== JK ==
==> flow/design.v (excerpt) <==
module error_correction # (
    parameter puf_sig_length     = 256,
    parameter ipid_N             = 16
)
(
    input                                clk,
    input                                rst_n,
    input        [1:0]                   pcm_instruction,
    input        [puf_sig_length-1:0]    pcm_puf_in,
    input                                pcm_puf_in_valid,
    input        [$clog2(ipid_N)-1:0]    pcm_ipid_number,
    output logic [puf_sig_length-1:0]    pcm_puf_out,
    output logic                         pcm_puf_out_valid,
    output logic                         pcm_S_c  
);
Size: about 520 I/O pins, roughly 81000 um2 of cells after synthesis.
export LEC_CHECK = 0
export CAP_MARGIN = 20
export CELL_PAD_IN_SITES_DETAIL_PLACEMENT = 0
export CORE_MARGIN = 2
export CORE_UTILIZATION = 45
export CTS_CLUSTER_SIZE = 72
export GPL_ROUTABILITY_DRIVEN = 1
export MAX_ROUTING_LAYER = met4
export MIN_ROUTING_LAYER = met1
export PLACE_DENSITY_LB_ADDON = 0.17
export SLEW_MARGIN = 40
export TNS_END_PERCENT = 30
create_clock -name core_clock -period 4.45 [get_ports {clk}]
run.sh (not shown) runs the stock make flow with config.mk's settings and CLKGATE_MAP_FILE=.
Changes in MS relative to JK:
- TNS_END_PERCENT removed (was 30)
- CORE_UTILIZATION changed from 45 to 65
- GPL_ROUTABILITY_DRIVEN removed (was 1)
- MIN_ROUTING_LAYER removed (was met1)
- CELL_PAD_IN_SITES_DETAIL_PLACEMENT removed (was 0)
- PLACE_DENSITY_LB_ADDON removed (was 0.17)
- CTS_CLUSTER_SIZE removed (was 72)
- SLEW_MARGIN changed from 40 to 20
- PLACE_DENSITY newly set to 0.6
- the clock period (ns, I/O delays scaled along) changed from 4.45 to 4.09
==> results <==
- MS reports its destination of the critical timing path as pcm_puf_out[54]$_DFFE_PN0P_ while JK reports pcm_puf_out[251]$_DFFE_PN0P_.
- MS reports a lower logic depth of the worst register-to-register path than JK does.
- MS vs. JK: flop share of the area went up by 0.39 points.
- Compare JK and MS | worst hold margin higher: MS
- MS vs. JK: final core utilization saw an increase, initial antenna violation count saw a decrease, static leakage saw an increase.
- Final design instance area without fill: MS vs JK down 0.71%
### MS -> AL
- MAX_ROUTING_LAYER removed (was met4)
- CORE_UTILIZATION changed from 65 to 40
- the clock period (ns, I/O delays scaled along) changed from 4.09 to 3.88
--- outcome ---
AL has completed all stages; timing, DRC and antenna checks passed.
Taking MS as the reference point, the critical path depth of AL rises by 2.
On power dissipated in combinational cells: AL sits above MS.
AL against MS: share of the clock period used by the worst path after layout went up 2.9 points; global-route usage fell by 13 points; portion of total power attributed to combinational logic saw an increase.
Vias after detailed routing improves in AL relative to MS.
### AL -> TR
- a change of CORE_UTILIZATION from 40 to 58
- a change of the clock period (ns, I/O delays scaled along) from 3.88 to 3.67
Results
- Utilization came out higher on TR than on AL.
- Across both runs, clock network fraction of total power was lower for TR than for AL.
- On overall power: between AL and TR, it ends up lower for AL.
- Any difference in clock transition at the register clock pins on the worst setup and hold paths after CTS between TR and AL is small enough to ignore.

* * *

Starting RTL as in the previous note.
// error_correction
module error_correction # (
    parameter puf_sig_length     = 256,
    parameter ipid_N             = 16
)
(
    input                                clk,
    input                                rst_n,
    input        [1:0]                   pcm_instruction,
    input        [puf_sig_length-1:0]    pcm_puf_in,
    input                                pcm_puf_in_valid,
    input        [$clog2(ipid_N)-1:0]    pcm_ipid_number,
    output logic [puf_sig_length-1:0]    pcm_puf_out,
    output logic                         pcm_puf_out_valid,
    output logic                         pcm_S_c  
);  
typedef enum logic [1:0] {IDLE, PROVISION_ID, CORRECT_SIG} state_t;
state_t state_r; 
logic [(6*(puf_sig_length/16))-1:0] parity_bits [0:ipid_N-1];
wire [puf_sig_length-1:0] temp_corrected_out; 
genvar j;
generate
    for (j =0; j < puf_sig_length/16; j++) begin
        error_module errorX (.data(pcm_puf_in[((j+1)*16)-1:j*16]), .parity(parity_bits[pcm_ipid_number][((j+1)*6)-1:j*6]), .corrected_out(temp_corrected_out[((j+1)*16)-1:j*16]));
    end 
endgenerate 
always @(posedge clk) begin
    if (state_r == PROVISION_ID && pcm_puf_in_valid) begin
        for (int i = 0; i < puf_sig_length/16; i++) begin
            parity_bits[pcm_ipid_number][0+(6*i)] <= pcm_puf_in[2+(16*i)] ^ pcm_puf_in[5+(16*i)] ^ pcm_puf_in[7+(16*i)] ^ pcm_puf_in[9+(16*i)] ^ pcm_puf_in[11+(16*i)] ^ pcm_puf_in[14+(16*i)];
            parity_bits[pcm_ipid_number][1+(6*i)] <= pcm_puf_in[1+(16*i)] ^ pcm_puf_in[4+(16*i)] ^ pcm_puf_in[7+(16*i)] ^ pcm_puf_in[8+(16*i)] ^ pcm_puf_in[10+(16*i)] ^ pcm_puf_in[13+(16*i)] ^ pcm_puf_in[14+(16*i)] ^ pcm_puf_in[15+(16*i)];
            parity_bits[pcm_ipid_number][2+(6*i)] <= pcm_puf_in[0+(16*i)] ^ pcm_puf_in[4+(16*i)] ^ pcm_puf_in[5+(16*i)] ^ pcm_puf_in[6+(16*i)] ^ pcm_puf_in[9+(16*i)] ^ pcm_puf_in[10+(16*i)] ^ pcm_puf_in[11+(16*i)] ^ pcm_puf_in[12+(16*i)] ^ pcm_puf_in[14+(16*i)] ^ pcm_puf_in[15+(16*i)];
  ...
Settings: LEC_CHECK=0, ABC_AREA=0, CAP_MARGIN=20, CELL_PAD_IN_SITES_DETAIL_PLACEMENT=2, CELL_PAD_IN_SITES_GLOBAL_PLACEMENT=2, CORE_ASPECT_RATIO=0.56, CORE_MARGIN=2, CORE_UTILIZATION=35, GPL_TIMING_DRIVEN=0, MIN_ROUTING_LAYER=met2, SETUP_SLACK_MARGIN=0.72, SLEW_MARGIN=35, TNS_END_PERCENT=95; clock period 5.0 ns.
The starting point ran to the end with no violations.
Next try:
ABC_AREA = unset   (was 0)
CELL_PAD_IN_SITES_DETAIL_PLACEMENT = unset   (was 2)
CELL_PAD_IN_SITES_GLOBAL_PLACEMENT = unset   (was 2)
CORE_ASPECT_RATIO = 0.93   (was 0.56)
CORE_UTILIZATION = 40   (was 35)
CTS_CLUSTER_DIAMETER = 199   (was unset)
HOLD_SLACK_MARGIN = 0.17   (was unset)
MAX_ROUTING_LAYER = met4   (was unset)
PLACE_DENSITY_LB_ADDON = 0.06   (was unset)
SETUP_SLACK_MARGIN = unset   (was 0.72)
SLEW_MARGIN = 20   (was 35)
TNS_END_PERCENT = unset   (was 95)
Via count decreases by 3.2%.
Maximum frequency decreases by 12%.
Design area decreases by 2.0%.
Area after synthesis is unchanged.
First-iteration DRC count increases by 11%.
Clock-buffer cell count increases by 7.
Power decreases by 1.4%.
Non-clock buffer count decreases by 64.
Routed wire length decreases by 12%.
Worst setup slack loses 0.56 ns.
Power figures rest on the tool's default switching activity, not on a simulated workload.
